==> inputs of wip/nickel <==
## IOTDF
module IOTDF( clk, rst, in_en, iot_in, fn_sel, busy, valid, iot_out);
clock: 2.57 ns
lec_check: 0
cap_margin: 20
core_margin: 2
core_utilization: 70
cts_cluster_diameter: 349
cts_cluster_size: 25
max_routing_layer: met4
place_density: 0.64
slew_margin: 20
run.sh (not shown) runs the stock make flow with config.mk's settings and CLKGATE_MAP_FILE=.
==> inputs of wip/tundra, as changes to wip/nickel <==
- CAP_MARGIN: 20 -> 5
- CORE_UTILIZATION: 70 -> 66
- CTS_CLUSTER_DIAMETER: 349 -> 378
- CTS_CLUSTER_SIZE: 25 -> not set
- PLACE_DENSITY: 0.64 -> not set
==> flow/constraint.sdc (replaced) <==
create_clock -name core_clock -period 2.37 [get_ports {clk}]
set_input_delay 0.4740 -clock core_clock [delete_from_list [all_inputs] [get_ports {clk}]]
set_output_delay 0.4740 -clock core_clock [all_outputs]
set_load 0.01 [all_outputs]
==> inputs of wip/ember, as changes to wip/nickel <==
- CORE_UTILIZATION: 70 -> 52
- CTS_CLUSTER_DIAMETER: 349 -> not set
- CTS_CLUSTER_SIZE: 25 -> not set
- MAX_ROUTING_LAYER: met4 -> not set
- PLACE_DENSITY: 0.64 -> not set
==> flow/constraint.sdc (replaced) <==
create_clock -name core_clock -period 4.18 [get_ports {clk}]
set_input_delay 0.8360 -clock core_clock [delete_from_list [all_inputs] [get_ports {clk}]]
set_output_delay 0.8360 -clock core_clock [all_outputs]
set_load 0.01 [all_outputs]
==> inputs of wip/indigo, as changes to wip/nickel <==
- CORE_UTILIZATION: 70 -> 72
- CTS_CLUSTER_DIAMETER: 349 -> 393
- CTS_CLUSTER_SIZE: 25 -> not set
- MAX_ROUTING_LAYER: met4 -> not set
- PLACE_DENSITY: 0.64 -> 0.42
==> flow/constraint.sdc (replaced) <==
create_clock -name core_clock -period 3.74 [get_ports {clk}]
set_input_delay 0.7480 -clock core_clock [delete_from_list [all_inputs] [get_ports {clk}]]
set_output_delay 0.7480 -clock core_clock [all_outputs]
set_load 0.01 [all_outputs]
==> comparison table <==
Outcome: wip/indigo no timing/DRC/antenna violations; wip/ember no timing/DRC/antenna violations; wip/tundra complete, but fails checks; wip/nickel complete, but fails checks
Layout check failures: wip/indigo -; wip/ember -; wip/tundra setup timing; wip/nickel setup timing
Count of non-filler cells in the finished layout: wip/indigo 6,577; wip/ember 6,962; wip/tundra 7,422; wip/nickel 7,017
Unrepaired setup endpoints after global routing: wip/indigo no; wip/ember no; wip/tundra yes; wip/nickel yes
Cell internal power dissipation: wip/indigo 19.6 mW; wip/ember 18.1 mW; wip/tundra 33.2 mW; wip/nickel 24.8 mW
Layout area overhead: wip/indigo 12.3%; wip/ember 13.6%; wip/tundra 31.2%; wip/nickel 18.4%
Total wirelength of the detailed-routed design: wip/indigo 181 mm; wip/ember 187 mm; wip/tundra 233 mm; wip/nickel 192 mm
Largest power group: wip/indigo sequential cells; wip/ember sequential cells; wip/tundra combinational logic; wip/nickel sequential cells
Tap Count: wip/indigo 882; wip/ember 1,265; wip/tundra 969; wip/nickel 940
Critical register-to-register path startpoint: wip/indigo des_inst.r_reg[21]; wip/ember des_inst.r_reg[4]; wip/tundra des_inst.current_subkey_reg[7]; wip/nickel des_inst.r_reg[16]
Highest-utilization routing layer at the global route stage: wip/indigo met2; wip/ember met1; wip/tundra met2; wip/nickel met2
Logic area: wip/indigo 25,300 um2; wip/ember 25,400 um2; wip/tundra 27,700 um2; wip/nickel 25,900 um2
Final non-clock buffer share: wip/indigo 6.56%; wip/ember 6.33%; wip/tundra 15.7%; wip/nickel 13.5%
Clock transition at the register clock pins on the worst setup and hold paths after CTS: wip/indigo 60 ps; wip/ember 60 ps; wip/tundra 70 ps; wip/nickel 120 ps
Worst setup skew after layout: wip/indigo 27.5 ps; wip/ember 37.3 ps; wip/tundra 66.7 ps; wip/nickel 23.6 ps
Share of the cycle needed by the critical path after routing: wip/indigo 87.2%; wip/ember 78.8%; wip/tundra 121%; wip/nickel 105%
Sequential group share of total power: wip/indigo 39.7%; wip/ember 37.9%; wip/tundra 35.6%; wip/nickel 43.4%
Deepest level of the CTS H-tree: wip/indigo 3; wip/ember 3; wip/tundra 3; wip/nickel 2
Chip Width: wip/indigo 266 um; wip/ember 312 um; wip/tundra 278 um; wip/nickel 270 um
Routed wl met2: wip/indigo 75.0 mm; wip/ember 79.0 mm; wip/tundra 93.8 mm; wip/nickel 80.8 mm
Worst Setup Slack post-DPL: wip/indigo 399 ps; wip/ember 468 ps; wip/tundra -544 ps; wip/nickel -253 ps
Reg-to-reg setup timing slack: wip/indigo 480 ps; wip/ember 890 ps; wip/tundra -510 ps; wip/nickel -130 ps
Number of clock buffers inserted by TritonCTS: wip/indigo 91; wip/ember 98; wip/tundra 92; wip/nickel 40
End of the worst hold path: wip/indigo result_reg[28]; wip/ember result_reg[60]; wip/tundra -; wip/nickel -
Power and IR drop assume default switching activity.
